==> design/flow/design.v <==
module SelectionSort_custom_SIMD_instruction (clk, reset, 
	in_v, rd, vrd1, vrd2, 
		in_data, in_vdata1, in_vdata2, 
	out_v, out_rd, out_vrd1, out_vrd2, 
		out_data, out_vdata1, out_vdata2);
	input clk, reset;
	input in_v;
	input [4:0] rd;
	input [2:0] vrd1, vrd2;			
	input [32-1:0] in_data;
	input [256-1:0] in_vdata1, in_vdata2;	
	output out_v;
	output [4:0] out_rd;
	output [2:0] out_vrd1, out_vrd2;	
	output  [32-1:0] out_data;
	output [256-1:0] out_vdata1, out_vdata2;
	reg [13-1:0] valid_sr;
	reg [5*13-1:0] rd_sr; 
	reg [3*13-1:0] vrd1_sr, vrd2_sr;
	always @(posedge clk) begin
		if (reset) begin
			valid_sr<=0; rd_sr<=0; vrd1_sr<=0; vrd2_sr<=0;
		end else begin
			valid_sr<= (valid_sr<<1)|in_v;			
			  rd_sr <= (   rd_sr<<5)| rd;
			vrd1_sr <= ( vrd1_sr<<3)|vrd1; 
			vrd2_sr <= ( vrd2_sr<<3)|vrd2;
		end
	end
	assign out_v   =valid_sr[  13-1];
	assign out_rd  =   rd_sr[5*13-1-:5];
	assign out_vrd1= vrd1_sr[3*13-1-:3]; 
	assign out_vrd2= vrd2_sr[3*13-1-:3];
	wire [255:0] in_valid, out_valid;
	assign in_valid = in_v ? in_vdata1 : 0;
	assign out_vdata1 = out_v ? out_valid : 0;
	SelectionSort selection_sort(.clock(clk), .in(in_valid), .out(out_valid));
	assign out_data = 0;
	assign out_vdata2 = 0;
endmodule  
module SelectionSort
(
  input wire clock,
  input wire [255:0] in,
  output wire [255:0] out
);
  wire [31:0] in_array [7:0];
  wire [31:0] out_array [7:0];
  wire [31:0] intermediate [95:0];
  genvar i;
  for (i=0; i<8; i=i+1) begin
    assign in_array[i] = in[((i+1)*32)-1 -: 32];
  end
  genvar j;
  for (j=0; j<8; j=j+1) begin
    assign out[((j+1)*32)-1 -: 32] = out_array[j];
  end
  CAS_unit cas0_1(clock, in_array[0], in_array[1], intermediate[0], intermediate[1]);
  SR_module nopx_1(clock, in_array[2], intermediate[2]);
  SR_module nopx_2(clock, in_array[3], intermediate[3]);
  SR_module nopx_3(clock, in_array[4], intermediate[4]);
  SR_module nopx_4(clock, in_array[5], intermediate[5]);
  SR_module nopx_5(clock, in_array[6], intermediate[6]);
  SR_module nopx_6(clock, in_array[7], intermediate[7]);
  CAS_unit cas0_2(clock, intermediate[0], intermediate[2], intermediate[8], intermediate[10]);
  SR_module nopx_7(clock, intermediate[1], intermediate[9]);
  SR_module nopx_8(clock, intermediate[3], intermediate[11]);
  SR_module nopx_9(clock, intermediate[4], intermediate[12]);
  SR_module nopx_10(clock, intermediate[5], intermediate[13]);
  SR_module nopx_11(clock, intermediate[6], intermediate[14]);
  SR_module nopx_12(clock, intermediate[7], intermediate[15]);
  CAS_unit cas0_3(clock, intermediate[8], intermediate[11], intermediate[16], intermediate[19]);
  CAS_unit cas4(clock, intermediate[9], intermediate[10], intermediate[17], intermediate[18]);
  SR_module nopx_13(clock, intermediate[12], intermediate[20]);
  SR_module nopx_14(clock, intermediate[13], intermediate[21]);
  SR_module nopx_15(clock, intermediate[14], intermediate[22]);
  SR_module nopx_16(clock, intermediate[15], intermediate[23]);
  CAS_unit cas0_4(clock, intermediate[16], intermediate[20], intermediate[24], intermediate[28]);
  CAS_unit cas6(clock, intermediate[17], intermediate[19], intermediate[25], intermediate[27]);
  SR_module nop17(clock, intermediate[18], intermediate[26]);
  SR_module nop18(clock, intermediate[21], intermediate[29]);
  SR_module nop19(clock, intermediate[22], intermediate[30]);
  SR_module nop20(clock, intermediate[23], intermediate[31]);
  CAS_unit cas0_5(clock, intermediate[24], intermediate[29], intermediate[32], intermediate[37]);
  CAS_unit cas8(clock, intermediate[25], intermediate[28], intermediate[33], intermediate[36]);
  CAS_unit cas9(clock, intermediate[26], intermediate[27], intermediate[34], intermediate[35]);
  SR_module nop21(clock, intermediate[30], intermediate[38]);
  SR_module nop22(clock, intermediate[31], intermediate[39]);
  CAS_unit cas0_6(clock, intermediate[32], intermediate[38], intermediate[40], intermediate[46]);
  CAS_unit cas11(clock, intermediate[33], intermediate[37], intermediate[41], intermediate[45]);
  CAS_unit cas12(clock, intermediate[34], intermediate[36], intermediate[42], intermediate[44]);
  SR_module nop23(clock, intermediate[35], intermediate[43]);
  SR_module nop24(clock, intermediate[39], intermediate[47]);
  CAS_unit cas0_7(clock, intermediate[40], intermediate[47], intermediate[48], intermediate[55]);
  CAS_unit cas14(clock, intermediate[41], intermediate[46], intermediate[49], intermediate[54]);
  CAS_unit cas15(clock, intermediate[42], intermediate[45], intermediate[50], intermediate[53]);
  CAS_unit cas16(clock, intermediate[43], intermediate[44], intermediate[51], intermediate[52]);
  SR_module nop0_1(clock, intermediate[48], intermediate[56]);
  CAS_unit cas17(clock, intermediate[49], intermediate[55], intermediate[57], intermediate[63]);
  CAS_unit cas18(clock, intermediate[50], intermediate[54], intermediate[58], intermediate[62]);
  CAS_unit cas19(clock, intermediate[51], intermediate[53], intermediate[59], intermediate[61]);
  SR_module nop26(clock, intermediate[52], intermediate[60]);
  SR_module nop0_2(clock, intermediate[56], intermediate[64]);
  SR_module nop28(clock, intermediate[57], intermediate[65]);
  CAS_unit cas20(clock, intermediate[58], intermediate[63], intermediate[66], intermediate[71]);
  CAS_unit cas21(clock, intermediate[59], intermediate[62], intermediate[67], intermediate[70]);
  CAS_unit cas22(clock, intermediate[60], intermediate[61], intermediate[68], intermediate[69]);
  SR_module nop0_3(clock, intermediate[64], intermediate[72]);
  SR_module nop30(clock, intermediate[65], intermediate[73]);
  SR_module nop31(clock, intermediate[66], intermediate[74]);
  CAS_unit cas23(clock, intermediate[67], intermediate[71], intermediate[75], intermediate[79]);
  CAS_unit cas24(clock, intermediate[68], intermediate[70], intermediate[76], intermediate[78]);
  SR_module nop32(clock, intermediate[69], intermediate[77]);
  SR_module nop0_4(clock, intermediate[72], intermediate[80]);
  SR_module nop34(clock, intermediate[73], intermediate[81]);
  SR_module nop35(clock, intermediate[74], intermediate[82]);
  SR_module nop36(clock, intermediate[75], intermediate[83]);
  CAS_unit cas25(clock, intermediate[76], intermediate[79], intermediate[84], intermediate[87]);
  CAS_unit cas26(clock, intermediate[77], intermediate[78], intermediate[85], intermediate[86]);
  SR_module nop0_5(clock, intermediate[80], intermediate[88]);
  SR_module nop38(clock, intermediate[81], intermediate[89]);
  SR_module nop39(clock, intermediate[82], intermediate[90]);
  SR_module nop40(clock, intermediate[83], intermediate[91]);
  SR_module nop41(clock, intermediate[84], intermediate[92]);
  CAS_unit cas27(clock, intermediate[85], intermediate[87], intermediate[93], intermediate[95]);
  SR_module nop42(clock, intermediate[86], intermediate[94]);
  SR_module nop0_6(clock, intermediate[88], out_array[0]);
  SR_module nop44(clock, intermediate[89], out_array[1]);
  SR_module nop45(clock, intermediate[90], out_array[2]);
  SR_module nop46(clock, intermediate[91], out_array[3]);
  SR_module nop47(clock, intermediate[92], out_array[4]);
  SR_module nop48(clock, intermediate[93], out_array[5]);
  CAS_unit cas28(clock, intermediate[94], intermediate[95], out_array[6], out_array[7]);
endmodule
module CAS_unit(clk, inA, inB, outA, outB);
	input clk;
	input [31:0] inA;
	input [31:0] inB;
	output reg [31:0] outA;
	output reg [31:0] outB;
	always @(posedge clk) begin
		if (inA<inB) begin
			outA<=inA; outB<=inB;
		end else begin
			outB<=inA; outA<=inB;
		end
	end
endmodule  
module SR_module(clk, din, dout);
	input clk;
	input      [31:0] din;
	output reg [31:0] dout;
	always @(posedge clk) dout<=din;
endmodule  
==> design/flow/run.sh <==
#!/bin/bash
# the make line also repeats each setting of config.mk as NAME=value (left out here)
make -C /OpenROAD-flow-scripts/flow DESIGN_CONFIG=/design/flow/config.mk WORK_HOME=/design/flow/orfs CLKGATE_MAP_FILE= finish
==> design/flow/config.mk <==
export PLATFORM = sky130hd
export DESIGN_NAME = SelectionSort_custom_SIMD_instruction
export DESIGN_NICKNAME = SelectionSort_custom_SIMD_instruction
export VERILOG_FILES = /design/flow/design.v
export SDC_FILE = /design/flow/constraint.sdc
export NUM_CORES = 4
export LEC_CHECK = 0
export CAP_MARGIN = 35
export CORE_ASPECT_RATIO = 0.67
export CORE_MARGIN = 2
export CORE_UTILIZATION = 70
export CTS_CLUSTER_DIAMETER = 26
export CTS_CLUSTER_SIZE = 49
export GPL_ROUTABILITY_DRIVEN = 1
export HOLD_SLACK_MARGIN = 0.23
export SLEW_MARGIN = 20
export TNS_END_PERCENT = 85
==> design/flow/constraint.sdc <==
create_clock -name core_clock -period 2.09 [get_ports {clk}]
set_input_delay 0.4180 -clock core_clock [delete_from_list [all_inputs] [get_ports {clk}]]
set_output_delay 0.4180 -clock core_clock [all_outputs]
set_load 0.01 [all_outputs]
==> results of run 1 <==
through the flow:
| stage | std cells | hold WS (ns) | instance area, sq um | setup TNS, ns | total power [W] |
|---|---|---|---|---|---|
| 2_1_floorplan | 9831 | 0.310 | 124000 | -525.81 | 0.172 |
| 3_5_place_dp | 14100 | 0.312 | 144000 | -1254.83 | 0.221 |
| 3_3_place_gp | 14100 | 0.310 | 144000 | -1119.61 | 0.214 |
==> results.tsv, run 1 <==
metric	value	unit
flops & latches, synth	3484	
pre-CTS WS	-1.40	ns
Core ar.	0.169	sq mm
Tool Error	[ERROR DPL-0033] detailed placement checks failed during check placement.	
Max-area cell share	58.5	%
row count	123	
Chip Area	0.174	sq mm
Synth mux share	16.9	%
fa+ha+maj area frac	9.11	%
aoi share	3.55	%
Die H	342	microns
Synth Area in Simple Gates	6.11	%
main flop type after synthesis	dfxtp_1	
XOR Share, Synth	0	%
Unique cell types	56	
Post-synth top cells	dfxtp_1, mux2_2, inv_1	
count leader, synth	dfxtp_1	
fp util	70.7	%
overall die width	508	microns
synth warn	4	
syn_area_per_cell	12.5	sq um
YS chip area	0.119	sq mm
outcome	aborted with a tool error	
Synth async-reset ratio	0	%
comb area leader	multiplexers	
Seq/Total Area, Yosys	58.5	%
hpwl dp	252000	microns
mapped cell area	0.119	sq mm
Port Buf Inserts	537	
Mapped Cells	9544	
# Cells Yosys	9544	
flip-flops with a built-in enable	0	
gpl congestion	0.962	
dominant cell type by area after synthesis	dfxtp_1	
Top Ports	1114	
Stopped at	clock tree synthesis (4_1_cts)	
top post-synthesis cells by area	dfxtp_1, mux2_2, ha_1	
==> inputs of run 2 (changes only) <==
Settings changed: ABC_AREA set to 1, CAP_MARGIN 35 to 20, CORE_ASPECT_RATIO 0.67 to not set, CORE_UTILIZATION 70 to 72, CTS_CLUSTER_DIAMETER 26 to not set, CTS_CLUSTER_SIZE 49 to not set, GPL_ROUTABILITY_DRIVEN 1 to not set, HOLD_SLACK_MARGIN 0.23 to not set, SETUP_SLACK_MARGIN set to 0.37, TNS_END_PERCENT 85 to 5.
Clock period 2.09 ns to 1.56 ns, I/O delays scaled along.
==> run 2 against run 1 <==
The flow stops in global routing (5_1_grt); synthesized area increased by 5.6%; die area increased by 2.6%; synthesized cell count increased by 53%.
==> results.tsv, run 2 <==
metric	value	unit	change
dominant cell type by area after synthesis	dfxtp_1		
# Cells Yosys	14600		+53%
Mapped Cells	14600		+53%
Synth mux share	0	%	-17 points
CTS Buffer Depth	4		
XOR Share, Synth	0	%	unchanged
gr usage total	85.3	%	
clk sinks	3484		
Synth async-reset ratio	0	%	unchanged
main flop type after synthesis	dfxtp_1		
Core ar.	0.174	sq mm	+3.1%
H-tree depth	5		
Synth Area in Simple Gates	23.3	%	+17 points
DP Cell Count	19000		+35%
Post-synth top cells	nand2_1, dfxtp_1, nand3_1		
placed cell areas	0.147	sq mm	+2.1%
overall die width	422	microns	-17%
YS chip area	0.126	sq mm	+5.6%
flip-flops with a built-in enable	0		unchanged
Max-area cell share	55.4	%	-3.1 points
Tool Error	[ERROR GRT-0232] Routing congestion too high. Check the congestion heatmap in the GUI.		
aoi share	2.64	%	-0.91 points
Die H	422	microns	+23%
comb area leader	simple AND/OR/NAND/NOR gates		
synth warn	4		unchanged
fp util	72.4	%	+1.7 points
Root Buffer	clkbuf_16		
total grt overflow	2427		
Port Buf Inserts	537		unchanged
Unique cell types	34		-39%
Top Ports	1114		unchanged
number of CTS-inserted buffers	329		
flops & latches, synth	3484		unchanged
outcome	aborted with a tool error		
count leader, synth	nand2_1		
Stopped at	global routing (5_1_grt)		
top post-synthesis cells by area	dfxtp_1, nand2_1, ha_1		
syn_area_per_cell	8.59	sq um	-31%
Seq/Total Area, Yosys	55.4	%	-3.1 points
gpl congestion	1.03		+6.9%
row count	153		+24%
Chip Area	0.178	sq mm	+2.6%
hpwl dp	276000	microns	+9.6%
fa+ha+maj area frac	8.63	%	-0.48 points
mapped cell area	0.126	sq mm	+5.6%
==> run 2: per-stage QoR <==
| step | power (W) | setup slack [ns] |
|---|---|---|
| detailed placement | 0.272 | -0.988 |
| floorplan | 0.206 | -0.539 |
| CTS | 0.363 | -1.33 |
| global placement | 0.262 | -0.864 |
==> run 2: what timing repair did <==
action,CTS
pin swaps,0
resized,222
hold endpoints to repair,358
hold buffers,213
setup endpoints to repair,2060
setup buffers,4
gates cloned,5
==> run 2: layer usage <==
layer / overflow / track usage (%)
met3: 226 / 74.2
met2: 1276 / 99.8
met1: 251 / 82.0
met5: 26 / 48.5
met4: 648 / 88.4
==> inputs of run 3 (changes only) <==
Settings changed: ABC_AREA 1 to not set, CORE_UTILIZATION 72 to 45, SETUP_SLACK_MARGIN 0.37 to not set, TNS_END_PERCENT 5 to not set.
Clock period 1.56 ns to 4.5 ns, I/O delays scaled along.
==> run 3 against run 2 <==
The run now finishes clean; synthesized cell count decreased by 35%; die area increased by 51%; synthesized area decreased by 5.3%.
==> results.tsv, run 3 <==
metric	value	unit	change
initial DRC count	2317		
final wirelength	261000	microns	
first-pass GRT wire length	395000	microns	
number of CTS-inserted buffers	351		+6.7%
Post-CTS Setup Repair Bufs	0		-4
Core ar.	0.263	sq mm	+51%
hpwl dp	203000	microns	-26%
CP bufs+invs	2		
DR WL/cell	18.6	microns	
Clk network pwr share	26.4	%	
CP Capture Type	primary output		
gpl congestion	0.869		-16%
overall die width	519	microns	+23%
hold slack	0.290	ns	
Die H	519	microns	+23%
Top Ports	1114		unchanged
DR vias	65000		
Port Buf Inserts	537		unchanged
fin util	53.0	%	
flop2flop setup slack	0.85	ns	
Chip Area	0.269	sq mm	+51%
critical path's top delay family	buffers and inverters		
synth warn	4		unchanged
aoi share	3.55	%	+0.91 points
Final nets	11700		
hold path startpoint	selection_sort.cas16.outB[5]		
Worst IR Drop VDD	0.647	mV	
Crit path required time	3.60	ns	
P_int	0.0780	W	
Hold Crit Depth	0		
Final Cycle Share	83.1	%	
syn_area_per_cell	12.5	sq um	+45%
RSZ-0062 raised after global routing	false		
comb pwr	0.0366	W	
Synth mux share	16.9	%	+17 points
Synth Area in Simple Gates	6.11	%	-17 points
fmax	267	MHz	
P_sw	0.0363	W	
worst r2r src	selection_sort.cas0_5.outB[29]		
Power, Total	0.114	W	
comb area leader	multiplexers		
combinational share of power	32.0	%	
Hold Path End	selection_sort.nop26.dout[5]		
pin count of the biggest net entering global routing	113		
min cycle time layout	3.74	ns	
Leak	60.9	nW	
Hold Vio Cnt, Final	0		
DR pass1 iterations	5		
top post-synthesis cells by area	dfxtp_1, mux2_2, ha_1		
TritonCTS clock tree	yes		
Unique cell types	56		+65%
Reg clk slew, reported paths	0.06	ns	
critical-path cell list	buf_12 -> and2_1 -> clkdlybuf4s50_1		
# resized after CTS	0		-100%
Stages on worst setup path	3		
Post-synth top cells	dfxtp_1, mux2_2, inv_1		
Tightest Pin Transition	1.09	ns	
Synth async-reset ratio	0	%	unchanged
main flop type after synthesis	dfxtp_1		
pre-CTS WS	0.323	ns	+1.31 ns
hold buffer count at CTS	0		-100%
H-tree depth	5		unchanged
gr usage total	19.0	%	
slowest CP cell	dfxtp_4		
Worst Path Max Fanout	109		
CTS Buffer Depth	4		unchanged
initial antenna violation count	18		
# Cells Yosys	9544		-35%
Clk Latency, worst-skew pair	0.90	ns	
vias in the first global route	66200		
Worst Path Arrival	2.84	ns	
row count	188		+23%
Area Overhead vs Synth	16.9	%	
Max-Cap Viols	0		
dominant cell type by area after synthesis	dfxtp_1		
Slew headroom	27.0	%	
clk sinks	3484		unchanged
setup ws final	0.761	ns	
fa+ha+maj area frac	9.11	%	+0.48 points
flip-flops with a built-in enable	0		unchanged
Top pwr grp	sequential cells		
Sequential Power	0.0475	W	
outcome	timing/DRC/antenna clean		
CP endpoint	out_vdata1[34]		
total grt overflow	0		
Max Transition Viols Final	0		
critical path class	flip-flop to primary output		
Tool Warnings	319		
Setup crit start kind	flip-flop		
Max Clock Skew	0.0731	ns	
Worst Setup SP	valid_sr[12]		
count leader, synth	dfxtp_1		
worst hold path class	flip-flop to flip-flop		
Final setup viols	0		
Clk. pwr	0.0302	W	
Root Buffer	clkbuf_16		
Reg2Reg Depth	9		
Mapped Cells	9544		-35%
XOR Share, Synth	0	%	unchanged
setup TNS	0	ns	
Max-area cell share	58.5	%	+3.1 points
fp util	45.3	%	-27 points
sw frac	31.7	%	
Seq/Total Area, Yosys	58.5	%	+3.1 points
flops & latches, synth	3484		unchanged
DRT antenna net count	0		
sequential share of power	41.5	%	
# DRC	0		
YS chip area	0.119	sq mm	-5.3%
mapped cell area	0.119	sq mm	-5.3%
Crit path largest cell delay	0.62	ns	
RR Endpoint	selection_sort.cas11.outB[28]		
Vias/cell	4.63		
pwr dens	820	mW/mm^2	
-- run 3: metal layers --
metal  track usage [%]  up-vias  wire length [microns]
met4              5.63        0                   7060
li1                  -    32900                      -
met5                 0        -                      0
met2              30.1     1123                 116000
met3              2.82      412                   9260
met1              26.7    30500                 129000
-- run 3: per-stage QoR --
step / cells / area [sq um]
finish: 14000 / 139000
global route: 14000 / 139000
CTS: 14000 / 139000
detailed placement: 13400 / 127000
global placement: 13400 / 127000
floorplan: 9831 / 120000
-- run 3: layout make-up --
class                           instances  area, sq um
Clock inverter                        166         2310
Inverter                              873         3280
Fill cell                           22500       124000
Clock buffer                          470         9980
Tap cell                             3515         4400
Sequential cell                      3484        69800
Timing Repair Buffer                  590         5950
Multi-Input combinational cell       4931        43600
Antenna cell                           16         40.0
==> inputs of run 4 (changes only) <==
Settings changed: CAP_MARGIN 20 to 35, CORE_ASPECT_RATIO set to 0.67, CORE_UTILIZATION 45 to 70, CTS_CLUSTER_DIAMETER set to 26, CTS_CLUSTER_SIZE set to 41, GPL_ROUTABILITY_DRIVEN set to 1, HOLD_SLACK_MARGIN set to 0.3, SETUP_SLACK_MARGIN set to 0.51, TNS_END_PERCENT set to 85.
Clock period 4.5 ns to 2.07 ns, I/O delays scaled along.
==> run 4 against run 3 <==
The flow now stops in clock tree synthesis (4_1_cts); synthesized area stayed put; die area is 35% lower; synthesized cell count stayed put.
==> results.tsv, run 4 <==
metric	value	unit	change
# Cells Yosys	9544		unchanged
Core ar.	0.169	sq mm	-36%
mapped cell area	0.119	sq mm	unchanged
Port Buf Inserts	537		unchanged
overall die width	508	microns	-2.0%
Post-synth top cells	dfxtp_1, mux2_2, inv_1		
main flop type after synthesis	dfxtp_1		
pre-CTS WS	-1.28	ns	-1.61 ns
hpwl dp	253000	microns	+25%
Synth Area in Simple Gates	6.11	%	unchanged
fa+ha+maj area frac	9.11	%	unchanged
YS chip area	0.119	sq mm	unchanged
Top Ports	1114		unchanged
Stopped at	clock tree synthesis (4_1_cts)		
Synth mux share	16.9	%	unchanged
count leader, synth	dfxtp_1		
Tool Error	[ERROR DPL-0033] detailed placement checks failed during check placement.		
Seq/Total Area, Yosys	58.5	%	unchanged
Unique cell types	56		unchanged
outcome	aborted with a tool error		
XOR Share, Synth	0	%	unchanged
Chip Area	0.174	sq mm	-35%
Synth async-reset ratio	0	%	unchanged
aoi share	3.55	%	unchanged
Mapped Cells	9544		unchanged
comb area leader	multiplexers		
Max-area cell share	58.5	%	unchanged
gpl congestion	0.958		+10%
synth warn	4		unchanged
top post-synthesis cells by area	dfxtp_1, mux2_2, ha_1		
flops & latches, synth	3484		unchanged
Die H	342	microns	-34%
row count	123		-35%
syn_area_per_cell	12.5	sq um	unchanged
flip-flops with a built-in enable	0		unchanged
fp util	70.7	%	+25 points
dominant cell type by area after synthesis	dfxtp_1		
==> run 4: through the flow <==
| stage | cells | utilization, % | area (sq um) |
|---|---|---|---|
| floorplan | 9831 | - | 124000 |
| global placement | 14100 | 85.5 | 144000 |
| detailed placement | 14100 | 85.5 | 144000 |
==> inputs of run 5 (changes only) <==
Settings changed: CORE_ASPECT_RATIO 0.67 to 0.86, CTS_CLUSTER_SIZE 41 to 23, HOLD_SLACK_MARGIN 0.3 to 0.29.
Clock period 2.07 ns to 3.16 ns, I/O delays scaled along.
==> run 5 against run 4 <==
Now fails the layout checks on capacitance limit, slew limit, setup timing; synthesized area is the same; synthesized cell count is the same; die area is essentially flat.
==> results.tsv, run 5 <==
metric	value	unit	change
outcome	complete, but fails checks		
Fail Reasons	capacitance limit, slew limit, setup timing		
sw frac	35.3	%	
Reg clk slew, reported paths	0.07	ns	
comb area leader	multiplexers		
YS chip area	0.119	sq mm	unchanged
CP endpoint	selection_sort.cas17.outA[31]		
Top Ports	1114		unchanged
DR WL/cell	30.5	microns	
placed cell areas	0.127	sq mm	-12%
RSZ-0062 raised after global routing	true		
Hold Path End	selection_sort.nopx_2.dout[27]		
Tool Warnings	328		
Crit path largest cell delay	0.60	ns	
Hold Vio Cnt, Final	0		
combinational share of power	33.6	%	
cell mode on critical path	buf_12		
Sequential Power	0.0720	W	
P_sw	0.0720	W	
P_int	0.132	W	
vias in the first global route	82000		
Clk network pwr share	31.1	%	
first-pass GRT wire length	518000	microns	
Leak	67.5	nW	
comb pwr	0.0685	W	
min cycle time layout	4.16	ns	
Top pwr grp	sequential cells		
count leader, synth	dfxtp_1		
Synth async-reset ratio	0	%	unchanged
Core ar.	0.169	sq mm	+0.41%
Stages on worst setup path	10		
gr usage total	39.5	%	
TritonCTS clock tree	yes		
top post-synthesis cells by area	dfxtp_1, mux2_2, ha_1		
Worst Setup SP	selection_sort.cas0_7.outB[7]		
Reg2Reg Depth	10		
Final Cycle Share	132	%	
H-tree depth	6		
Root Buffer	clkbuf_16		
pin count of the biggest net entering global routing	120		
Final setup viols	489		
Area Overhead vs Synth	27.0	%	
gpl congestion	0.946		-1.3%
synth warn	4		unchanged
Post-synth top cells	dfxtp_1, mux2_2, inv_1		
RR Endpoint	selection_sort.cas17.outA[31]		
final wirelength	412000	microns	
DRT antenna net count	0		
Synth mux share	16.9	%	unchanged
Tightest Pin Transition	1.59	ns	
overall die width	449	microns	-12%
DR pass1 iterations	6		
Unique cell types	56		unchanged
initial antenna violation count	59		
fmax	240	MHz	
Crit path required time	3.97	ns	
main flop type after synthesis	dfxtp_1		
sequential share of power	35.3	%	
hpwl dp	212000	microns	-16%
total grt overflow	0		
worst hold path class	primary input to flip-flop		
Clk. pwr	0.0636	W	
Max-Cap Viols	1		
mapped cell area	0.119	sq mm	unchanged
CP Capture Type	flip-flop		
non-filler cells, final	13500		
dominant cell type by area after synthesis	dfxtp_1		
Hold Crit Depth	2		
# Cells Yosys	9544		unchanged
pre-CTS WS	-0.308	ns	+0.976 ns
Vias/cell	6.07		
pwr dens	1350	mW/mm^2	
CTS Buffer Depth	4		
Seq/Total Area, Yosys	58.5	%	unchanged
XOR Share, Synth	0	%	unchanged
critical path's top delay family	AND-OR/OR-AND gates		
Port Buf Inserts	537		unchanged
row count	140		+14%
clk sinks	3484		
setup ws final	-1.00	ns	
Synth Area in Simple Gates	6.11	%	unchanged
flops & latches, synth	3484		unchanged
Slew headroom	-6.80	%	
# DRC	0		
Worst IR Drop VDD	0.928	mV	
flip-flops with a built-in enable	0		unchanged
Worst Path Max Fanout	8		
fp util	70.4	%	-0.29 points
worst r2r src	selection_sort.cas0_7.outB[7]		
flop2flop setup slack	-1.00	ns	
Die H	387	microns	+13%
number of CTS-inserted buffers	552		
initial DRC count	8550		
Clk Latency, worst-skew pair	0.99	ns	
CP bufs+invs	3		
fa+ha+maj area frac	9.11	%	unchanged
aoi share	3.55	%	unchanged
critical path class	flip-flop to flip-flop		
DR vias	82000		
Final nets	12200		
hold path startpoint	in_vdata1[123]		
critical-path cell list	inv_1 -> ha_1 -> a21oi_1 -> o21ai_0 -> o21ai_2 -> nand4_1 -> a211oi_4 -> buf_12 -> buf_12 -> mux2_2		
Chip Area	0.174	sq mm	about the same
setup TNS	-92.76	ns	
slowest CP cell	a21oi_1		
DP Cell Count	12300		-13%
Max Transition Viols Final	2		
Max-area cell share	58.5	%	unchanged
Worst Path Arrival	4.98	ns	
Setup crit start kind	flip-flop		
Max Clock Skew	0.0998	ns	
syn_area_per_cell	12.5	sq um	unchanged
Finished Cell Area	0.151	sq mm	
Mapped Cells	9544		unchanged
## run 5: routing by layer
layer  global-route usage, %  part of all wire, %
met5                       0                 0.16
met4                    20.3                  7.8
met3                    9.22                  9.9
met2                    65.9                   46
met1                    47.7                   36
## run 5: final cells by class
cell class | count | area [sq um]
Clock inverter | 313 | 3950
Timing Repair Buffer | 944 | 10300
Tap cell | 2272 | 2840
Clock buffer | 670 | 15300
Multi-Input combinational cell | 4931 | 45700
Sequential cell | 3484 | 70000
Inverter | 873 | 3280
Antenna cell | 23 | 57.6
Fill cell | 6209 | 17900
## run 5: timing repair
action | CTS | global route
buffers inserted | 8 | 50
resized | 136 | 611
cloned | 0 | 45
endpoints found under the hold margin | 181 | 1
endpoints found under the setup margin | 1914 | 2049
hold buffers | 133 | 1
pin swaps | 16 | 81
## run 5: per-stage QoR
stage / hold slack, ns / util, % / power [W]
finish: 0.262 / 89.4 / 0.204
global route: 0.245 / 89.4 / 0.208
CTS: 0.291 / 87.2 / 0.189
detailed placement: 0.312 / 74.8 / 0.123
global placement: 0.309 / 74.8 / 0.121
floorplan: 0.310 / - / 0.105
==> inputs of run 6 (changes only) <==
Settings changed: CAP_MARGIN 35 to 20, CORE_ASPECT_RATIO 0.86 to not set, CORE_UTILIZATION 70 to 19, CTS_CLUSTER_DIAMETER 26 to not set, CTS_CLUSTER_SIZE 23 to not set, GPL_ROUTABILITY_DRIVEN 1 to not set, HOLD_SLACK_MARGIN 0.29 to not set, SETUP_SLACK_MARGIN 0.51 to not set, TNS_END_PERCENT 85 to not set.
Clock period 3.16 ns to 4.68 ns, I/O delays scaled along.
==> run 6 against run 5 <==
Clock-buffer cell count is 201 lower; sequential share of layout area grew 1.4 points; flip-flop count stayed put; largest cell class unchanged; critical path type is now flip-flop to primary output; the run now finishes clean.
==> results.tsv, run 6 <==
metric	value	unit	change
outcome	timing/DRC/antenna clean		
gpl congestion	0.837		-12%
total grt overflow	0		unchanged
Area Overhead vs Synth	23.0	%	
DR vias	66300		-19%
Max-Cap Viols	0		-1
YS chip area	0.119	sq mm	unchanged
count leader, synth	dfxtp_1		
CP bufs+invs	2		-1
flip-flops with a built-in enable	0		unchanged
# Cells Yosys	9544		unchanged
Final Cycle Share	90.0	%	-42 points
GR peak layer	met2		
main flop type after synthesis	dfxtp_1		
P_int	0.0762	W	-42%
TritonCTS clock tree	yes		
Vias/cell	3.49		-42%
gr usage total	10.3	%	-29 points
synth warn	4		unchanged
Hold Vio Cnt, Final	0		unchanged
CTS Buffer Depth	4		unchanged
Unique cell types	56		unchanged
Max Clock Skew	0.101	ns	+0.00152 ns
critical path's top delay family	buffers and inverters		
setup TNS	0	ns	+92.76 ns
fmax	238	MHz	
overall die width	796	microns	+77%
H-tree depth	5		-1
Crit path largest cell delay	0.94	ns	+0.34 ns
Stages on worst setup path	3		-7
Hold Crit Depth	0		-2
initial antenna violation count	84		+42%
Chip Area	0.634	sq mm	+270%
DRT antenna net count	0		unchanged
met3 usage	1.76	%	-7.5 points
number of CTS-inserted buffers	363		-34%
hold path startpoint	selection_sort.nopx_10.dout[13]		
Core ar.	0.624	sq mm	+270%
# resized after CTS	0		-100%
Max-area cell share	58.5	%	unchanged
hpwl dp	270000	microns	+28%
Synth Area in Simple Gates	6.11	%	unchanged
sw frac	32.8	%	-2.5 points
clk sinks	3484		unchanged
DR pass1 iterations	5		-1
hold buffer count at CTS	0		-100%
slowest CP cell	dfxtp_4		
XOR Share, Synth	0	%	unchanged
Top pwr grp	sequential cells		
Synth mux share	16.9	%	unchanged
comb pwr	0.0357	W	-48%
aoi share	3.55	%	unchanged
Die H	796	microns	+110%
pre-CTS WS	-0.0977	ns	+0.211 ns
GR Layer Usage met2	17.1	%	-49 points
Clk. pwr	0.0309	W	-51%
Flop area	0.0698	sq mm	-0.30%
critical-path cell list	buf_4 -> and2_1 -> clkdlybuf4s50_1		
dominant cell type by area after synthesis	dfxtp_1		
Mapped Cells	9544		unchanged
fa+ha+maj area frac	9.11	%	unchanged
vias in the first global route	67500		-18%
non-filler cells, final	19000		+40%
Reg clk slew, reported paths	0.06	ns	about the same
Final setup viols	0		-100%
combinational share of power	31.5	%	-2.1 points
Setup crit start kind	flip-flop		
Clk Latency, worst-skew pair	1.02	ns	+0.03 ns
Reg2Reg Depth	10		unchanged
min cycle time layout	4.21	ns	
fillcell total	65700		+960%
pin count of the biggest net entering global routing	130		+8.3%
Port Buf Inserts	537		unchanged
DP Cell Count	18200		+49%
fp util	19.1	%	-51 points
Comb area	0.0436	sq mm	-4.4%
Slew headroom	31.4	%	+38 points
mapped cell area	0.119	sq mm	unchanged
setup ws final	0.470	ns	+1.47 ns
Post-CTS Setup Repair Bufs	0		-8
RR Endpoint	selection_sort.cas25.outB[8]		
# DRC	0		unchanged
hold slack	0.243	ns	-0.0192 ns
DR WL/cell	17.8	microns	-42%
Clk network pwr share	27.2	%	-3.9 points
Root Buffer	clkbuf_16		
Hold Path End	selection_sort.nopx_14.dout[13]		
sequential share of power	41.2	%	+5.9 points
flops & latches, synth	3484		unchanged
critical path class	flip-flop to primary output		
Tool Warnings	318		-3.0%
RSZ-0062 raised after global routing	false		
Worst Path Max Fanout	66		+58
Tightest Pin Transition	1.03	ns	-0.564 ns
Final nets	11700		-4.3%
flop2flop setup slack	1.10	ns	+2.10 ns
Max Transition Viols Final	0		-2
grt met1 use	13.5	%	-34 points
Post-synth top cells	dfxtp_1, mux2_2, inv_1		
syn_area_per_cell	12.5	sq um	unchanged
Leak	61.4	nW	-9.0%
Synth async-reset ratio	0	%	unchanged
Worst Path Arrival	3.27	ns	-1.71 ns
P_sw	0.0372	W	-48%
pwr dens	774	mW/mm^2	-43%
Crit path required time	3.74	ns	-0.23 ns
Top Ports	1114		unchanged
CP Capture Type	primary output		
top post-synthesis cells by area	dfxtp_1, mux2_2, ha_1		
Worst Setup SP	valid_sr[12]		
worst hold path class	flip-flop to flip-flop		
comb area leader	multiplexers		
initial DRC count	2625		-69%
final wirelength	338000	microns	-18%
worst r2r src	selection_sort.cas23.outB[1]		
Seq/Total Area, Yosys	58.5	%	unchanged
Worst IR Drop VDD	0.496	mV	-47%
first-pass GRT wire length	477000	microns	-8.0%
row count	290		+110%
CP endpoint	out_vdata1[112]		
Sequential Power	0.0467	W	-35%
run 6: layout make-up:
type / instances / share of cell area [%]
antenna: 77 / 0.131
inverter: 873 / 2.24
tap: 8322 / 7.11
clock inverter: 196 / 1.98
sequential: 3484 / 47.6
clock buffer: 469 / 6.91
timing repair buffer: 613 / 4.26
multi-input combinational: 4931 / 29.8
run 6: metal layers:
| metal | share of wire [%] | vias to the layer above |
|---|---|---|
| met4 | 3.8 | 20 |
| met1 | 46 | 31500 |
| met2 | 46 | 1198 |
| met3 | 4.0 | 495 |
| li1 | - | 33100 |
| met5 | 0.039 | - |
run 6: per-stage QoR:
stage / power [W] / utilization (%) / area, sq um
3_5_place_dp: 0.0834 / 21.4 / 133000
6_report: 0.113 / 23.5 / 147000
2_1_floorplan: 0.0710 / - / 120000
5_1_grt: 0.120 / 23.5 / 146000
4_1_cts: 0.115 / 23.4 / 146000
3_3_place_gp: 0.0828 / 21.4 / 133000
==> inputs of run 7 (changes only) <==
Settings changed: CELL_PAD_IN_SITES_DETAIL_PLACEMENT set to 2, CORE_ASPECT_RATIO set to 1.23, CORE_MARGIN 2 to 5, CORE_UTILIZATION 19 to 69, CTS_CLUSTER_DIAMETER set to 108, CTS_CLUSTER_SIZE set to 33, GPL_ROUTABILITY_DRIVEN set to 1, MAX_ROUTING_LAYER set to met5, PLACE_DENSITY_LB_ADDON set to 0.04, SETUP_SLACK_MARGIN set to -0.23, SLEW_MARGIN 20 to 25, TNS_END_PERCENT set to 85.
Clock period 4.68 ns to 2.46 ns, I/O delays scaled along.
==> run 7 against run 6 <==
The flow now stops in detailed placement (3_5_place_dp); die area is 71% lower; synthesized area stayed put; synthesized cell count stayed put.
==> results.tsv, run 7 <==
metric	value	unit	change
Chip Area	0.181	sq mm	-71%
overall die width	385	microns	-52%
Tool Error	Error: detail_place.tcl, 38 bad optional access		
Mapped Cells	9544		unchanged
aoi share	3.55	%	unchanged
outcome	aborted with a tool error		
row count	169		-42%
Synth async-reset ratio	0	%	unchanged
Port Buf Inserts	537		unchanged
fp util	69.2	%	+50 points
gpl congestion	0.918		+9.7%
count leader, synth	dfxtp_1		
flops & latches, synth	3484		unchanged
XOR Share, Synth	0	%	unchanged
Post-synth top cells	dfxtp_1, mux2_2, inv_1		
Die H	471	microns	-41%
comb area leader	multiplexers		
main flop type after synthesis	dfxtp_1		
top post-synthesis cells by area	dfxtp_1, mux2_2, ha_1		
Core ar.	0.172	sq mm	-72%
syn_area_per_cell	12.5	sq um	unchanged
dominant cell type by area after synthesis	dfxtp_1		
Synth Area in Simple Gates	6.11	%	unchanged
Max-area cell share	58.5	%	unchanged
Top Ports	1114		unchanged
Stopped at	detailed placement (3_5_place_dp)		
flip-flops with a built-in enable	0		unchanged
YS chip area	0.119	sq mm	unchanged
# Cells Yosys	9544		unchanged
synth warn	4		unchanged
Seq/Total Area, Yosys	58.5	%	unchanged
mapped cell area	0.119	sq mm	unchanged
Synth mux share	16.9	%	unchanged
Unique cell types	56		unchanged
fa+ha+maj area frac	9.11	%	unchanged
## run 7: per-stage QoR
stage,total power [W],worst slack (ns)
2_1_floorplan,0.135,-0.230
3_3_place_gp,0.163,-0.822
==> inputs of run 8 (changes only) <==
Settings changed: CELL_PAD_IN_SITES_DETAIL_PLACEMENT 2 to not set, CORE_ASPECT_RATIO 1.23 to not set, CORE_MARGIN 5 to 2, CORE_UTILIZATION 69 to 72, CTS_CLUSTER_DIAMETER 108 to not set, CTS_CLUSTER_SIZE 33 to 38, GPL_ROUTABILITY_DRIVEN 1 to not set, MAX_ROUTING_LAYER met5 to not set, PLACE_DENSITY set to 0.79, PLACE_DENSITY_LB_ADDON 0.04 to not set, SETUP_SLACK_MARGIN -0.23 to not set, SLEW_MARGIN 25 to 20, TNS_END_PERCENT 85 to not set.
Clock period 2.46 ns to 3.47 ns, I/O delays scaled along.
==> run 8 against run 7 <==
Now clean on timing, DRC and antenna; die area fell by 6.8%; synthesized area stayed put; synthesized cell count stayed put.
==> results.tsv, run 8 <==
metric	value	unit	change
Tool Warnings	322		
Stages on worst setup path	4		
Chip Area	0.169	sq mm	-6.8%
pre-CTS WS	-0.0708	ns	
DP Cell Count	12100		
TritonCTS clock tree	yes		
first-pass GRT wire length	455000	microns	
Crit path required time	2.78	ns	
sw frac	33.4	%	
vias in the first global route	75100		
syn_area_per_cell	12.5	sq um	unchanged
worst hold path class	primary input to flip-flop		
dominant cell type by area after synthesis	dfxtp_1		
Mapped Cells	9544		unchanged
Leak	60.5	nW	
fp util	72.4	%	+3.2 points
number of CTS-inserted buffers	332		
worst r2r src	selection_sort.nopx_13.dout[27]		
gr usage total	35.7	%	
total grt overflow	0		
Power, Total	0.150	W	
flop2flop setup slack	0.11	ns	
CP bufs+invs	3		
slowest CP cell	clkdlybuf4s50_1		
count leader, synth	dfxtp_1		
Post-synth top cells	dfxtp_1, mux2_2, inv_1		
Reg clk slew, reported paths	0.07	ns	
Clk Latency, worst-skew pair	1.00	ns	
Top pwr grp	sequential cells		
initial antenna violation count	17		
gpl congestion	0.925		+0.69%
# Cells Yosys	9544		unchanged
Max Clock Skew	0.0916	ns	
Max-area cell share	58.5	%	unchanged
row count	149		-12%
DRT antenna net count	0		
Vias/cell	5.62		
synth warn	4		unchanged
# DRC	0		
CP Capture Type	primary output		
critical path's top delay family	buffers and inverters		
RR Endpoint	selection_sort.cas0_4.outB[26]		
Hold Vio Cnt, Final	0		
hold path startpoint	in_v		
fmax	297	MHz	
outcome	timing/DRC/antenna clean		
Hold Crit Depth	2		
DR vias	71300		
fillcell total	8139		
YS chip area	0.119	sq mm	unchanged
DR pass1 iterations	5		
Crit path largest cell delay	0.55	ns	
P_int	0.0998	W	
Port Buf Inserts	537		unchanged
pwr dens	1100	mW/mm^2	
fa+ha+maj area frac	9.11	%	unchanged
Worst Path Arrival	2.68	ns	
aoi share	3.55	%	unchanged
main flop type after synthesis	dfxtp_1		
min cycle time layout	3.37	ns	
combinational share of power	33.8	%	
Synth Area in Simple Gates	6.11	%	unchanged
Seq/Total Area, Yosys	58.5	%	unchanged
Reg2Reg Depth	9		
Unique cell types	56		unchanged
hold buffer count at CTS	0		
Final nets	11700		
XOR Share, Synth	0	%	unchanged
P_sw	0.0501	W	
Max-Cap Viols	0		
flip-flops with a built-in enable	0		unchanged
Top Ports	1114		unchanged
non-filler cells, final	12700		
hpwl dp	206000	microns	
Final setup viols	0		
Hold Path End	selection_sort.nopx_1.dout[17]		
flops & latches, synth	3484		unchanged
Slew headroom	36.2	%	
Sequential Power	0.0627	W	
H-tree depth	5		
final wirelength	310000	microns	
Core ar.	0.165	sq mm	-4.4%
Tightest Pin Transition	0.956	ns	
top post-synthesis cells by area	dfxtp_1, mux2_2, ha_1		
setup ws final	0.100	ns	
setup TNS	0	ns	
pin count of the biggest net entering global routing	146		
RSZ-0062 raised after global routing	false		
clk sinks	3484		
sequential share of power	41.8	%	
comb area leader	multiplexers		
Clk. pwr	0.0366	W	
mapped cell area	0.119	sq mm	unchanged
Clk network pwr share	24.4	%	
initial DRC count	4973		
Synth async-reset ratio	0	%	unchanged
comb pwr	0.0506	W	
DR WL/cell	24.4	microns	
CP endpoint	out_vdata1[135]		
critical path class	flip-flop to primary output		
Final Cycle Share	97.1	%	
Synth mux share	16.9	%	unchanged
Worst Path Max Fanout	74		
Area Overhead vs Synth	14.8	%	
Root Buffer	clkbuf_16		
Worst IR Drop VDD	1.26	mV	
Die H	411	microns	-13%
CTS Buffer Depth	4		
overall die width	411	microns	+6.8%
Worst Setup SP	valid_sr[12]		
Setup crit start kind	flip-flop		
critical-path cell list	buf_12 -> buf_16 -> and2_2 -> clkdlybuf4s50_1		
Max Transition Viols Final	0		
run 8: final cells by class:
cell class	instances	area, sq um	area share [%]
Multi-Input combinational cell	4931	43600	31.9
Sequential cell	3484	69800	51.0
Clock inverter	108	1390	1.02
Antenna cell	10	25.0	0.0183
Inverter	873	3280	2.40
Tap cell	2189	2740	2.00
Clock buffer	469	9550	6.98
Timing Repair Buffer	624	6450	4.72
run 8: repair_timing:
action,4_1_cts,5_1_grt
gates resized,3,1
setup buffers,4,0
setup endpoints to repair,151,1
gates cloned,1,0
run 8: through the flow:
step	utilization (%)	hold slack (ns)	area [sq um]
2_1_floorplan	-	0.310	120000
3_3_place_gp	76.4	0.310	126000
3_5_place_dp	76.4	0.312	126000
4_1_cts	83.1	0.0944	137000
5_1_grt	83.1	0.129	137000
6_report	83.1	0.152	137000
run 8: metal layers:
metal / global-route usage [%] / wire length, microns / up-vias / share of wire [%]
met5: 0 / 35 / - / 0.011
met4: 19.8 / 18000 / 6 / 5.8
met3: 5.57 / 16200 / 896 / 5.2
met2: 63.3 / 156000 / 2777 / 50
met1: 41.2 / 120000 / 34700 / 39
li1: - / - / 32900 / -
==> inputs of run 9 (changes only) <==
Settings changed: CAP_MARGIN 20 to 35, CORE_ASPECT_RATIO set to 0.67, CTS_CLUSTER_DIAMETER set to 26, CTS_CLUSTER_SIZE 38 to 60, GPL_ROUTABILITY_DRIVEN set to 1, HOLD_SLACK_MARGIN set to -0.1, PLACE_DENSITY 0.79 to not set, PLACE_DENSITY_LB_ADDON set to 0.04, SETUP_SLACK_MARGIN set to 0.44, TNS_END_PERCENT set to 85.
Clock period 3.47 ns to 2.46 ns, I/O delays scaled along.
==> run 9 against run 8 <==
The flow now stops in global routing (5_1_grt); synthesized area is the same; die area about the same; synthesized cell count did not move.
==> results.tsv, run 9 <==
metric	value	unit	change
outcome	aborted with a tool error		
Stopped at	global routing (5_1_grt)		
Tool Error	[ERROR GRT-0232] Routing congestion too high. Check the congestion heatmap in the GUI.		
Core ar.	0.165	sq mm	about the same
main flop type after synthesis	dfxtp_1		
top post-synthesis cells by area	dfxtp_1, mux2_2, ha_1		
Chip Area	0.169	sq mm	about the same
Root Buffer	clkbuf_16		
synth warn	4		unchanged
Mapped Cells	9544		unchanged
Die H	337	microns	-18%
overall die width	501	microns	+22%
Top Ports	1114		unchanged
Synth async-reset ratio	0	%	unchanged
Synth Area in Simple Gates	6.11	%	unchanged
H-tree depth	5		unchanged
Port Buf Inserts	537		unchanged
count leader, synth	dfxtp_1		
total grt overflow	2905		
# Cells Yosys	9544		unchanged
Max-area cell share	58.5	%	unchanged
flip-flops with a built-in enable	0		unchanged
hpwl dp	234000	microns	+13%
syn_area_per_cell	12.5	sq um	unchanged
DP Cell Count	13100		+8.6%
gr usage total	90.0	%	
aoi share	3.55	%	unchanged
row count	122		-18%
fa+ha+maj area frac	9.11	%	unchanged
dominant cell type by area after synthesis	dfxtp_1		
number of CTS-inserted buffers	465		+40%
clk sinks	3484		unchanged
gpl congestion	0.961		+4.0%
Synth mux share	16.9	%	unchanged
XOR Share, Synth	0	%	unchanged
flops & latches, synth	3484		unchanged
Seq/Total Area, Yosys	58.5	%	unchanged
fp util	72.4	%	about the same
Post-synth top cells	dfxtp_1, mux2_2, inv_1		
YS chip area	0.119	sq mm	unchanged
mapped cell area	0.119	sq mm	unchanged
comb area leader	multiplexers		
Unique cell types	56		unchanged
CTS Buffer Depth	4		unchanged
==> run 9: routing by layer <==
layer  GRT overflow  global-route usage (%)
met5             27                    58.7
met4            920                    95.6
met3            163                    80.4
met2           1619                     103
met1            176                    85.9
==> run 9: metrics by stage <==
| step | total power (W) | worst slack, ns | cell area (sq um) | setup TNS, ns |
|---|---|---|---|---|
| 2_1_floorplan | 0.143 | -0.179 | 123000 | -47.90 |
| 3_3_place_gp | 0.172 | -0.943 | 137000 | -452.22 |
| 3_5_place_dp | 0.177 | -0.915 | 137000 | -542.18 |
| 4_1_cts | 0.257 | -0.596 | 155000 | -776.25 |
==> run 9: what timing repair did <==
item                                    in CTS
cloned                                      27
hold endpoints to repair                     5
endpoints found under the setup margin    2060
pin swaps                                   27
gates resized                              898
setup buffers                               59
hold buffers                                 2
==> inputs of run 10 (changes only) <==
Settings changed: CAP_MARGIN 35 to 20, CORE_ASPECT_RATIO 0.67 to not set, CORE_UTILIZATION 72 to 70, CTS_CLUSTER_DIAMETER 26 to 206, CTS_CLUSTER_SIZE 60 to not set, GPL_ROUTABILITY_DRIVEN 1 to not set, HOLD_SLACK_MARGIN -0.1 to not set, PLACE_DENSITY_LB_ADDON 0.04 to not set, SETUP_SLACK_MARGIN 0.44 to not set, TNS_END_PERCENT 85 to not set.
Clock period 2.46 ns to 3.03 ns, I/O delays scaled along.
==> run 10 against run 9 <==
Now fails the layout checks on setup timing; synthesized cell count unchanged; die area rose by 2.8%; synthesized area unchanged.
==> results.tsv, run 10 <==
metric	value	unit	change
outcome	complete, but fails checks		
Fail Reasons	setup timing		
Power, Total	0.176	W	
pwr dens	1260	mW/mm^2	
mapped cell area	0.119	sq mm	unchanged
CP endpoint	selection_sort.cas23.outA[17]		
Root Buffer	clkbuf_16		
DR vias	70400		
vias in the first global route	73000		
Post-synth top cells	dfxtp_1, mux2_2, inv_1		
gpl congestion	0.941		-2.2%
Reg clk slew, reported paths	0.06	ns	
first-pass GRT wire length	433000	microns	
flop2flop setup slack	-0.08	ns	
fp util	70.4	%	-2.0 points
Worst Path Max Fanout	22		
main flop type after synthesis	dfxtp_1		
critical-path cell list	inv_1 -> ha_1 -> nand4_1 -> a21oi_1 -> a2111oi_2 -> buf_4 -> o21ai_1 -> buf_4 -> a31oi_4 -> buf_12 -> buf_16 -> mux2_1		
Synth async-reset ratio	0	%	unchanged
Crit path required time	3.85	ns	
Sequential Power	0.0715	W	
hold path startpoint	in_v		
RSZ-0062 raised after global routing	true		
Final setup viols	15		
Chip Area	0.174	sq mm	+2.8%
Die H	417	microns	+24%
grt met1 use	39.2	%	
critical path class	flip-flop to flip-flop		
fa+ha+maj area frac	9.11	%	unchanged
Seq/Total Area, Yosys	58.5	%	unchanged
final wirelength	295000	microns	
total grt overflow	0		
aoi share	3.55	%	unchanged
min cycle time layout	3.11	ns	
Max Transition Viols Final	0		
CTS Buffer Depth	4		unchanged
DRT antenna net count	0		
Leak	63.7	nW	
count leader, synth	dfxtp_1		
P_int	0.118	W	
cell mode on critical path	buf_4		
Synth Area in Simple Gates	6.11	%	unchanged
DP Cell Count	12200		-6.8%
number of CTS-inserted buffers	332		-29%
Reg2Reg Depth	12		
P_sw	0.0577	W	
setup TNS	-0.487	ns	
placed cell areas	0.127	sq mm	-7.1%
Clk Latency, worst-skew pair	0.98	ns	
Clk network pwr share	24.2	%	
Worst Setup SP	selection_sort.cas20.outB[11]		
Final Cycle Share	103	%	
GR Layer Usage met2	58.1	%	
fillcell total	8908		
flops & latches, synth	3484		unchanged
Clk. pwr	0.0427	W	
critical path's top delay family	AND-OR/OR-AND gates		
XOR Share, Synth	0	%	unchanged
top post-synthesis cells by area	dfxtp_1, mux2_2, ha_1		
sequential share of power	40.6	%	
RR Endpoint	selection_sort.cas23.outA[17]		
TritonCTS clock tree	yes		
Setup crit start kind	flip-flop		
Core ar.	0.169	sq mm	+2.8%
DR WL/cell	22.9	microns	
initial antenna violation count	16		
hpwl dp	204000	microns	-13%
# DRC	0		
dominant cell type by area after synthesis	dfxtp_1		
pin count of the biggest net entering global routing	113		
worst r2r src	selection_sort.cas20.outB[11]		
Finished Cell Area	0.139	sq mm	
non-filler cells, final	12900		
Crit path largest cell delay	0.47	ns	
combinational share of power	35.2	%	
pre-CTS WS	-0.356	ns	+0.559 ns
Tool Warnings	323		
gr usage total	32.8	%	
sw frac	32.8	%	
Synth mux share	16.9	%	unchanged
hold buffer count at CTS	0		-2
CP bufs+invs	5		
Top Ports	1114		unchanged
worst hold path class	primary input to flip-flop		
row count	151		+24%
comb pwr	0.0620	W	
setup ws final	-0.0803	ns	
syn_area_per_cell	12.5	sq um	unchanged
Worst IR Drop VDD	0.819	mV	
Tightest Pin Transition	0.947	ns	
Worst Path Arrival	3.93	ns	
# Cells Yosys	9544		unchanged
Max-area cell share	58.5	%	unchanged
flip-flops with a built-in enable	0		unchanged
overall die width	417	microns	-17%
Max Clock Skew	0.0630	ns	
Port Buf Inserts	537		unchanged
Area Overhead vs Synth	16.9	%	
Hold Crit Depth	3		
Hold Path End	selection_sort.cas0_1.outA[31]		
met3 usage	4.70	%	
GR peak layer	met2		
clk sinks	3484		unchanged
Mapped Cells	9544		unchanged
Final nets	11900		
Stages on worst setup path	12		
Hold Vio Cnt, Final	0		
H-tree depth	5		unchanged
DR pass1 iterations	6		
initial DRC count	4090		
Vias/cell	5.46		
Unique cell types	56		unchanged
Top pwr grp	sequential cells		
YS chip area	0.119	sq mm	unchanged
slowest CP cell	a21oi_1		
CP Capture Type	flip-flop		
synth warn	4		unchanged
Slew headroom	36.9	%	
comb area leader	multiplexers		
fmax	322	MHz	
Max-Cap Viols	0		
==> run 10: per-layer routing <==
layer  vias to the layer above  wire length, microns
li1                      33300                     -
met1                     34100                119000
met2                      2291                147000
met3                       747                 13800
met4                         8                 15400
met5                         -                    52
==> run 10: area by class of cell <==
class	count	area (sq um)	share of cell area, %
antenna	3	7.51	0.00539
clock buffer	455	9460	6.79
clock inverter	118	1780	1.28
inverter	873	3280	2.35
multi-input combinational	4931	43800	31.4
sequential	3484	69800	50.1
tap	2218	2780	1.99
timing repair buffer	808	8450	6.07
==> run 10: repair_timing <==
action                                 4_1_cts  5_1_grt
gates cloned                                12       15
setup endpoints to repair                  284      569
gates resized                              233      165
endpoints found under the hold margin        0        0
setup buffers                               13       30
pin swaps                                    1       19
==> run 10: metrics by stage <==
stage	utilization (%)	hold WS (ns)
2_1_floorplan	-	0.310
3_3_place_gp	75.0	0.310
4_1_cts	81.8	0.0301
3_5_place_dp	75.0	0.312
5_1_grt	82.3	0.0770
6_report	82.3	0.0773
==> inputs of run 11 (changes only) <==
Settings changed: CORE_UTILIZATION 70 to 72, CTS_CLUSTER_DIAMETER 206 to not set, CTS_CLUSTER_SIZE set to 100, PLACE_DENSITY set to 0.95, TNS_END_PERCENT set to 5.
Clock period 3.03 ns to 2.83 ns, I/O delays scaled along.
==> run 11 against run 10 <==
Still fails the layout checks on setup timing; sequential share of layout area shrank 0.45 points; register-to-register slack lost 0.40 ns; hold slack lost 0.026 ns; design area grew 1.0%; utilization grew 3.2 points; critical endpoint is now selection_sort.cas14.outB[2].
==> results.tsv, run 11 <==
metric	value	unit	change
Worst Setup SP	selection_sort.cas0_6.outB[27]		
gpl congestion	0.961		+2.2%
Port Buf Inserts	537		unchanged
setup TNS	-144.62	ns	-144.13 ns
Fail Reasons	setup timing		
critical path's top delay family	AND-OR/OR-AND gates		
cell mode on critical path	o21ai_0		
fin util	85.5	%	+3.2 points
Synth async-reset ratio	0	%	unchanged
YS chip area	0.119	sq mm	unchanged
sw frac	34.6	%	+1.9 points
DR vias	76400		+8.5%
fp util	72.4	%	+2.0 points
Worst Path Arrival	4.10	ns	+0.17 ns
comb pwr	0.0729	W	+18%
outcome	complete, but fails checks		
# DRC	0		unchanged
Hold Crit Depth	4		+1
TritonCTS clock tree	yes		
Unique cell types	56		unchanged
Reg clk slew, reported paths	0.08	ns	+0.02 ns
min cycle time layout	3.31	ns	+0.197 ns
Max-area cell share	58.5	%	unchanged
count leader, synth	dfxtp_1		
fillcell total	7066		-21%
Clk Latency, worst-skew pair	1.00	ns	+0.02 ns
flip-flops with a built-in enable	0		unchanged
worst hold path class	primary input to flip-flop		
RSZ-0062 raised after global routing	true		
vias in the first global route	79000		+8.2%
initial DRC count	7128		+74%
worst r2r src	selection_sort.cas0_6.outB[27]		
P_sw	0.0682	W	+18%
Stages on worst setup path	11		-1
Synth mux share	16.9	%	unchanged
initial antenna violation count	31		+15
total grt overflow	0		unchanged
P_int	0.129	W	+8.8%
sequential share of power	39.8	%	-0.8 points
setup ws final	-0.477	ns	-0.397 ns
first-pass GRT wire length	483000	microns	+11%
slowest CP cell	a21oi_1		
row count	149		-1.3%
Seq/Total Area, Yosys	58.5	%	unchanged
DR WL/cell	26.8	microns	+17%
comb area leader	multiplexers		
pwr dens	1400	mW/mm^2	+11%
CP endpoint	selection_sort.cas14.outB[2]		
Die H	411	microns	-1.4%
main flop type after synthesis	dfxtp_1		
Comb area	0.0445	sq mm	+1.6%
hold buffer count at CTS	0		unchanged
Flop area	0.0698	sq mm	+0.10%
Top pwr grp	sequential cells		
Synth Area in Simple Gates	6.11	%	unchanged
Final Cycle Share	117	%	+14 points
RR Endpoint	selection_sort.cas14.outB[2]		
Post-synth top cells	dfxtp_1, mux2_2, inv_1		
Crit path largest cell delay	0.69	ns	+0.22 ns
fa+ha+maj area frac	9.11	%	unchanged
Crit path required time	3.63	ns	-0.22 ns
H-tree depth	5		unchanged
Core ar.	0.165	sq mm	-2.8%
overall die width	411	microns	-1.4%
flop2flop setup slack	-0.48	ns	-0.40 ns
hold path startpoint	in_v		
Max Transition Viols Final	0		unchanged
Mapped Cells	9544		unchanged
mapped cell area	0.119	sq mm	unchanged
critical path class	flip-flop to flip-flop		
CP bufs+invs	4		-1
flops & latches, synth	3484		unchanged
CTS Buffer Depth	4		unchanged
Max-Cap Viols	0		unchanged
CP Capture Type	flip-flop		
Vias/cell	5.89		+7.9%
Clk. pwr	0.0457	W	+7.0%
Top Ports	1114		unchanged
Slew headroom	38.3	%	+1.4 points
XOR Share, Synth	0	%	unchanged
hpwl dp	212000	microns	+4.2%
Worst IR Drop VDD	1.05	mV	+28%
syn_area_per_cell	12.5	sq um	unchanged
Reg2Reg Depth	11		-1
Max Clock Skew	0.0941	ns	+0.0310 ns
dominant cell type by area after synthesis	dfxtp_1		
Tool Warnings	321		-0.62%
fmax	302	MHz	-5.9%
pin count of the biggest net entering global routing	136		+20%
Hold Vio Cnt, Final	0		unchanged
Setup crit start kind	flip-flop		
Tightest Pin Transition	0.920	ns	-0.0268 ns
critical-path cell list	inv_1 -> ha_1 -> o21ai_0 -> o21ai_0 -> o211ai_1 -> a21oi_1 -> nor4_4 -> buf_12 -> clkbuf_8 -> buf_4 -> mux2_1		
DRT antenna net count	0		unchanged
Area Overhead vs Synth	18.1	%	
top post-synthesis cells by area	dfxtp_1, mux2_2, ha_1		
synth warn	4		unchanged
combinational share of power	37.0	%	+1.8 points
Sequential Power	0.0784	W	+9.7%
clk sinks	3484		unchanged
Clk network pwr share	23.2	%	-1.0 points
Root Buffer	clkbuf_16		
Worst Path Max Fanout	8		-64%
number of CTS-inserted buffers	325		-2.1%
final wirelength	347000	microns	+18%
Hold Path End	selection_sort.cas0_1.outA[23]		
gr usage total	37.8	%	+5.1 points
# Cells Yosys	9544		unchanged
DR pass1 iterations	6		unchanged
Final nets	12000		+0.91%
Leak	63.2	nW	-0.81%
Final setup viols	1344		+1329
aoi share	3.55	%	unchanged
Chip Area	0.169	sq mm	-2.8%
## run 11: area by class of cell
type	instances	share of cell area (%)
clock inverters	118	1.18
inverters	873	2.33
diodes	7	0.0124
clock buffers	438	6.61
multi-input cells	4931	31.6
repair buffers	923	6.67
flip-flops and latches	3484	49.6
well taps	2189	1.95
## run 11: repair_timing
item                       in CTS  in global routing
pin swaps                      10                 36
buffers inserted                7                 23
gates cloned                    9                 13
gates resized                 700                206
setup endpoints to repair    1535               1862
## run 11: per-stage QoR
step / setup WS [ns] / cells / cell area [sq um] / total power, W / hold slack [ns]
after floorplan: 0.000251 / 9831 / 120000 / 0.117 / 0.310
after global placement: -0.409 / 12400 / 128000 / 0.135 / 0.310
after detailed placement: -0.462 / 12400 / 128000 / 0.139 / 0.312
after CTS: -0.389 / 12900 / 139000 / 0.188 / 0.0265
after global routing: -0.350 / 13000 / 141000 / 0.203 / 0.0628
final: -0.477 / 13000 / 141000 / 0.197 / 0.0514
## run 11: metal layers
metal / GRT usage, % / part of all wire, %
met1: 43.1 / 36
met2: 64.9 / 48
met3: 7.08 / 7.5
met4: 25.1 / 8.6
met5: 0 / 0.077
==> inputs of run 12 (changes only) <==
Settings changed: CAP_MARGIN 20 to 35, CORE_ASPECT_RATIO set to 0.67, CORE_UTILIZATION 72 to 70, CTS_CLUSTER_DIAMETER set to 26, CTS_CLUSTER_SIZE 100 to 23, GPL_ROUTABILITY_DRIVEN set to 1, HOLD_SLACK_MARGIN set to 0.23, PLACE_DENSITY 0.95 to not set, SETUP_SLACK_MARGIN set to 0.51, TNS_END_PERCENT 5 to 85.
Clock period 2.83 ns to 3.16 ns, I/O delays scaled along.
==> run 12 against run 11 <==
Worst setup slack worse by 0.041 ns; hold slack better by 0.17 ns; via count up 11%; die area up 2.9%; non-clock buffer count up 277; first-iteration DRC count up 36%; highest routed layer unchanged; synthesized area unchanged; critical path depth up 2; clock-buffer cell count up 94; maximum frequency down 10%; the layout still fails its checks (setup timing).
==> results.tsv, run 12 <==
metric	value	unit	change
outcome	complete, but fails checks		
Fail Reasons	setup timing		
mapped cell area	0.119	sq mm	unchanged
Leak	70.9	nW	+12%
synth warn	4		unchanged
H-tree depth	5		unchanged
flip-flops with a built-in enable	0		unchanged
Hold Path End	selection_sort.nopx_4.dout[6]		
XOR Share, Synth	0	%	unchanged
CP Capture Type	flip-flop		
# DRC	0		unchanged
Crit path largest cell delay	0.74	ns	+0.05 ns
Max-area cell share	58.5	%	unchanged
fp util	70.7	%	-1.7 points
Worst Path Arrival	4.54	ns	+0.44 ns
syn_area_per_cell	12.5	sq um	unchanged
Mapped Cells	9544		unchanged
RSZ-0062 raised after global routing	true		
Seq/Total Area, Yosys	58.5	%	unchanged
Stages on worst setup path	13		+2
Clk network pwr share	25.8	%	+2.6 points
RR Endpoint	selection_sort.cas22.outA[18]		
Top pwr grp	combinational cells		
min cycle time layout	3.68	ns	+0.371 ns
hpwl dp	202000	microns	-4.6%
top post-synthesis cells by area	dfxtp_1, mux2_2, ha_1		
number of CTS-inserted buffers	476		+46%
P_sw	0.0813	W	+19%
Max-Cap Viols	0		unchanged
Core ar.	0.169	sq mm	+2.4%
slowest CP cell	o21ai_1		
main flop type after synthesis	dfxtp_1		
gpl congestion	0.902		-6.1%
TritonCTS clock tree	yes		
worst r2r src	selection_sort.cas19.outB[6]		
# Cells Yosys	9544		unchanged
Final Cycle Share	116	%	-0.46 points
clk sinks	3484		unchanged
CP bufs+invs	6		+2
CTS Buffer Depth	4		unchanged
DR vias	84500		+11%
total grt overflow	0		unchanged
critical path class	flip-flop to flip-flop		
aoi share	3.55	%	unchanged
Power, Total	0.220	W	+11%
DR pass1 iterations	8		+2
flop2flop setup slack	-0.52	ns	-0.04 ns
Tool Warnings	325		+1.2%
pre-CTS WS	-0.237	ns	+0.225 ns
Synth async-reset ratio	0	%	unchanged
Worst Setup SP	selection_sort.cas19.outB[6]		
Synth mux share	16.9	%	unchanged
DR WL/cell	31.5	microns	+17%
overall die width	508	microns	+24%
pin count of the biggest net entering global routing	101		-26%
DP Cell Count	12300		-0.34%
dominant cell type by area after synthesis	dfxtp_1		
Top Ports	1114		unchanged
Unique cell types	56		unchanged
Root Buffer	clkbuf_16		
P_int	0.138	W	+7.4%
combinational share of power	41.6	%	+4.6 points
Die H	342	microns	-17%
Worst IR Drop VDD	0.893	mV	-15%
Worst Path Max Fanout	6		-2
DRT antenna net count	0		unchanged
first-pass GRT wire length	477000	microns	-1.2%
setup ws final	-0.518	ns	-0.0412 ns
Clk Latency, worst-skew pair	1.07	ns	+0.07 ns
worst hold path class	primary input to flip-flop		
Synth Area in Simple Gates	6.11	%	unchanged
initial DRC count	9721		+36%
Port Buf Inserts	537		unchanged
Setup crit start kind	flip-flop		
Chip Area	0.174	sq mm	+2.9%
Post-synth top cells	dfxtp_1, mux2_2, inv_1		
Final nets	12400		+3.6%
vias in the first global route	78800		-0.33%
flops & latches, synth	3484		unchanged
Slew headroom	23.9	%	-14 points
Tightest Pin Transition	1.13	ns	+0.210 ns
gr usage total	36.1	%	-1.7 points
sw frac	37.0	%	+2.4 points
hold path startpoint	in_vdata1[166]		
Final setup viols	853		-37%
count leader, synth	dfxtp_1		
Sequential Power	0.0715	W	-8.8%
hold slack	0.218	ns	+0.167 ns
Area Overhead vs Synth	30.7	%	
fmax	272	MHz	-10%
non-filler cells, final	13600		+5.2%
fa+ha+maj area frac	9.11	%	unchanged
initial antenna violation count	51		+65%
Reg2Reg Depth	13		+2
comb area leader	multiplexers		
Vias/cell	6.20		+5.1%
Hold Crit Depth	2		-2
Max Clock Skew	0.117	ns	+0.0230 ns
YS chip area	0.119	sq mm	unchanged
pwr dens	1410	mW/mm^2	+0.65%
final wirelength	429000	microns	+24%
row count	123		-17%
Clk. pwr	0.0568	W	+24%
Reg clk slew, reported paths	0.07	ns	about the same
Max Transition Viols Final	0		unchanged
CP endpoint	selection_sort.cas22.outA[18]		
critical path's top delay family	AND-OR/OR-AND gates		
Hold Vio Cnt, Final	0		unchanged
comb pwr	0.0914	W	+25%
Crit path required time	4.02	ns	+0.39 ns
critical-path cell list	inv_1 -> ha_1 -> nand2_2 -> o21ai_1 -> o2111ai_4 -> a2111oi_4 -> buf_4 -> nor4_4 -> buf_6 -> buf_4 -> buf_6 -> buf_8 -> mux2_4		
sequential share of power	32.6	%	-7.2 points
[run 12: cell type report]
| type | instances | area [sq um] |
|---|---|---|
| Fill cell | 4939 | 12700 |
| Timing Repair Buffer | 1200 | 14300 |
| Sequential cell | 3484 | 70000 |
| Clock inverter | 345 | 4310 |
| Clock buffer | 532 | 12400 |
| Inverter | 873 | 3280 |
| Multi-Input combinational cell | 4931 | 48600 |
| Antenna cell | 26 | 65.1 |
| Tap cell | 2250 | 2820 |
[run 12: metrics by stage]
step	TNS, ns	area (sq um)	utilization (%)
floorplan	0	120000	-
global placement	-16.83	127000	75.5
detailed placement	-18.72	127000	75.5
CTS	-14.47	146000	86.6
global route	-142.24	156000	92.4
finish	-139.72	156000	92.5
[run 12: per-layer routing]
metal  part of all wire, %  track usage (%)
met3                    11             6.09
met5                 0.071                0
met4                   7.7             13.0
met2                    46             61.6
met1                    36             46.2
[run 12: timing repair]
action                                  in CTS  in global routing
buffers inserted                            37                171
resized                                    480               2031
cloned                                      16                126
endpoints found under the setup margin    1986               2050
hold endpoints to repair                   174                  0
hold buffers                                79                  0
pin swaps                                    7                128
Power is estimated from default activity; no workload was simulated.
